Design cordic_stage, start of the top module:
module cordic_stage (clk, reset, X_i, Y_i, Z_i, X_O, Y_O, Z_O);
make LEC_CHECK=0 CAP_MARGIN=20 CORE_MARGIN=2 CORE_UTILIZATION=63 CTS_CLUSTER_DIAMETER=370 CTS_CLUSTER_SIZE=50 HOLD_SLACK_MARGIN=0.29 SETUP_SLACK_MARGIN=0.6 SLEW_MARGIN=20 finish   # period 2.31 ns
run.sh (not shown) runs the stock make flow with config.mk's settings and CLKGATE_MAP_FILE=.
The starting point never finished: it broke off in global routing (GRT-0232).
Next try:
Settings changed: CORE_UTILIZATION 63 to 52, CTS_CLUSTER_DIAMETER 370 to not set, CTS_CLUSTER_SIZE 50 to not set, HOLD_SLACK_MARGIN 0.29 to not set, SETUP_SLACK_MARGIN 0.6 to not set.
Clock period 2.31 ns to 3.52 ns, I/O delays scaled along.
Effect:
- This time the run produced a clean layout
- die size came out higher by about a fifth
- synthesized cell count stays the same
- area after synthesis is unchanged
Next try:
Settings changed: CORE_UTILIZATION 52 to 70, PLACE_DENSITY set to 0.91, SETUP_SLACK_MARGIN set to 0.92.
Clock period 3.52 ns to 3.17 ns, I/O delays scaled along.
What happened:
- The changed run failed in global routing with ODB-0269
- area after synthesis stays the same
- die size came out lower by a quarter to a third
- synthesized cell count stays the same

========
== oak ==
Starting RTL as in the previous note.
make LEC_CHECK=0 ABC_AREA=1 CAP_MARGIN=25 CELL_PAD_IN_SITES_GLOBAL_PLACEMENT=0 CORE_ASPECT_RATIO=1.18 CORE_MARGIN=2 CORE_UTILIZATION=72 CTS_CLUSTER_SIZE=79 GPL_ROUTABILITY_DRIVEN=0 GPL_TIMING_DRIVEN=1 MAX_ROUTING_LAYER=met4 MIN_ROUTING_LAYER=met1 PLACE_DENSITY_LB_ADDON=0.01 SLEW_MARGIN=20 finish   # period 2.66 ns
Nothing crashed in oak and all stages finished; the problem is that the final layout failed, the offending checks being setup timing.
> inputs changed (oak -> pine)
==> flow/config.mk <==
export PLATFORM = sky130hd
export DESIGN_NAME = cordic_stage
export DESIGN_NICKNAME = cordic_stage
export VERILOG_FILES = /design/flow/design.v
export SDC_FILE = /design/flow/constraint.sdc
export NUM_CORES = 4
export LEC_CHECK = 0
export CAP_MARGIN = 20
export CORE_MARGIN = 2
export CORE_UTILIZATION = 72
export CTS_CLUSTER_DIAMETER = 139
export SLEW_MARGIN = 20
==> flow/constraint.sdc <==
create_clock -name core_clock -period 2.73 [get_ports {clk}]
set_input_delay 0.5460 -clock core_clock [delete_from_list [all_inputs] [get_ports {clk}]]
set_output_delay 0.5460 -clock core_clock [all_outputs]
set_load 0.01 [all_outputs]
--- outcome ---
The flow ended early for pine: it failed with a tool error in clock tree synthesis.
To summarise oak: no stage aborted, but the layout did not pass its checks, failing on setup timing.
Compared with oak, pine shows chip area lower by 3.7%.
The higher count of distinct cell types in the synthesized netlist of oak and pine is in pine.
Post-synthesis chip area from yosys: pine vs oak down 3.7%
Relative to oak, synthesized cell count has gone down in pine.
Number of placed cells counting well taps was higher in the run labelled oak.
The following lists how birch was set up differently from pine:
-- flow/config.mk --
<<< pine, line 10
export CORE_UTILIZATION = 72
export CTS_CLUSTER_DIAMETER = 139
>>> birch, line 10
export CORE_UTILIZATION = 40
export SETUP_SLACK_MARGIN = 0.2
==> flow/constraint.sdc <==
create_clock -name core_clock -period 3.52 [get_ports {clk}]
set_input_delay 0.7040 -clock core_clock [delete_from_list [all_inputs] [get_ports {clk}]]
set_output_delay 0.7040 -clock core_clock [all_outputs]
set_load 0.01 [all_outputs]
--- outcome ---
Changes observed in birch relative to pine: complex-gate fraction of the synthesized area shows no meaningful change, routability congestion estimate from global placement went down 7.7%. Share of synthesized cell area in and, or, nand and nor gates came out exactly the same in birch and pine. As of birch, number of cells in the design after placement had fallen by a few percent compared to pine. birch -> pine: net count after synthesis delta 0, exact match. Between birch and pine, the difference in xor/xnor share of the synthesized area is negligible. Height of the die in birch is 97 um above pine. Both conditions hold for birch: the flow ran to the end and the final layout passed the timing, design-rule and antenna checks. Of birch and pine, pine shows the higher standard cell area after detailed placement, with birch below it. Cmp birch and pine / chip area / lower: pine. On die boundary width: birch sits above pine.

========
cordic_stage again, from the RTL that the note above started with.
Settings: LEC_CHECK=0, ABC_AREA=1, CAP_MARGIN=10, CELL_PAD_IN_SITES_GLOBAL_PLACEMENT=1, CORE_ASPECT_RATIO=0.66, CORE_MARGIN=2, CORE_UTILIZATION=66, CTS_CLUSTER_SIZE=45, MIN_ROUTING_LAYER=met2, SLEW_MARGIN=20; clock period 4.68 ns.
The starting point failed in global placement without I/O (3_1_place_gp_skip_io), error GPL-0301.
Change:
Settings changed: ABC_AREA 1 to not set, CAP_MARGIN 10 to 20, CELL_PAD_IN_SITES_GLOBAL_PLACEMENT 1 to not set, CORE_ASPECT_RATIO 0.66 to not set, CORE_UTILIZATION 66 to 68, CTS_CLUSTER_SIZE 45 to not set, MIN_ROUTING_LAYER met2 to not set.
Clock period 4.68 ns to 2.86 ns, I/O delays scaled along.
Now the flow failed in global routing (5_1_grt).
Die size falls by 6.5%.
Synthesized cell count fell by 22%.
Synthesized area drops by 3.7%.
Change:
Settings changed: CORE_UTILIZATION 68 to 67, CTS_CLUSTER_DIAMETER set to 362.
Clock period 2.86 ns to 3.25 ns, I/O delays scaled along.
What happened:
- The new run completed without violations
- synthesized cell count is unchanged
- synthesized area is unchanged
- die size came out higher slightly
Change:
Settings changed: CORE_UTILIZATION 67 to 70, CTS_CLUSTER_DIAMETER 362 to not set, PLACE_DENSITY set to 0.35, SETUP_SLACK_MARGIN set to 0.92.
Clock period 3.25 ns to 3.17 ns, I/O delays scaled along.
With this change the flow completed and failed the layout checks on negative setup slack.
Hold slack gains 0.018 ns.
Setup slack loses 0.39 ns.
Routed wire length rises by 30%.
Final area rises by 11%.
Clock-buffer cell count rises by 6.
Final cell count rises by 2.0%.
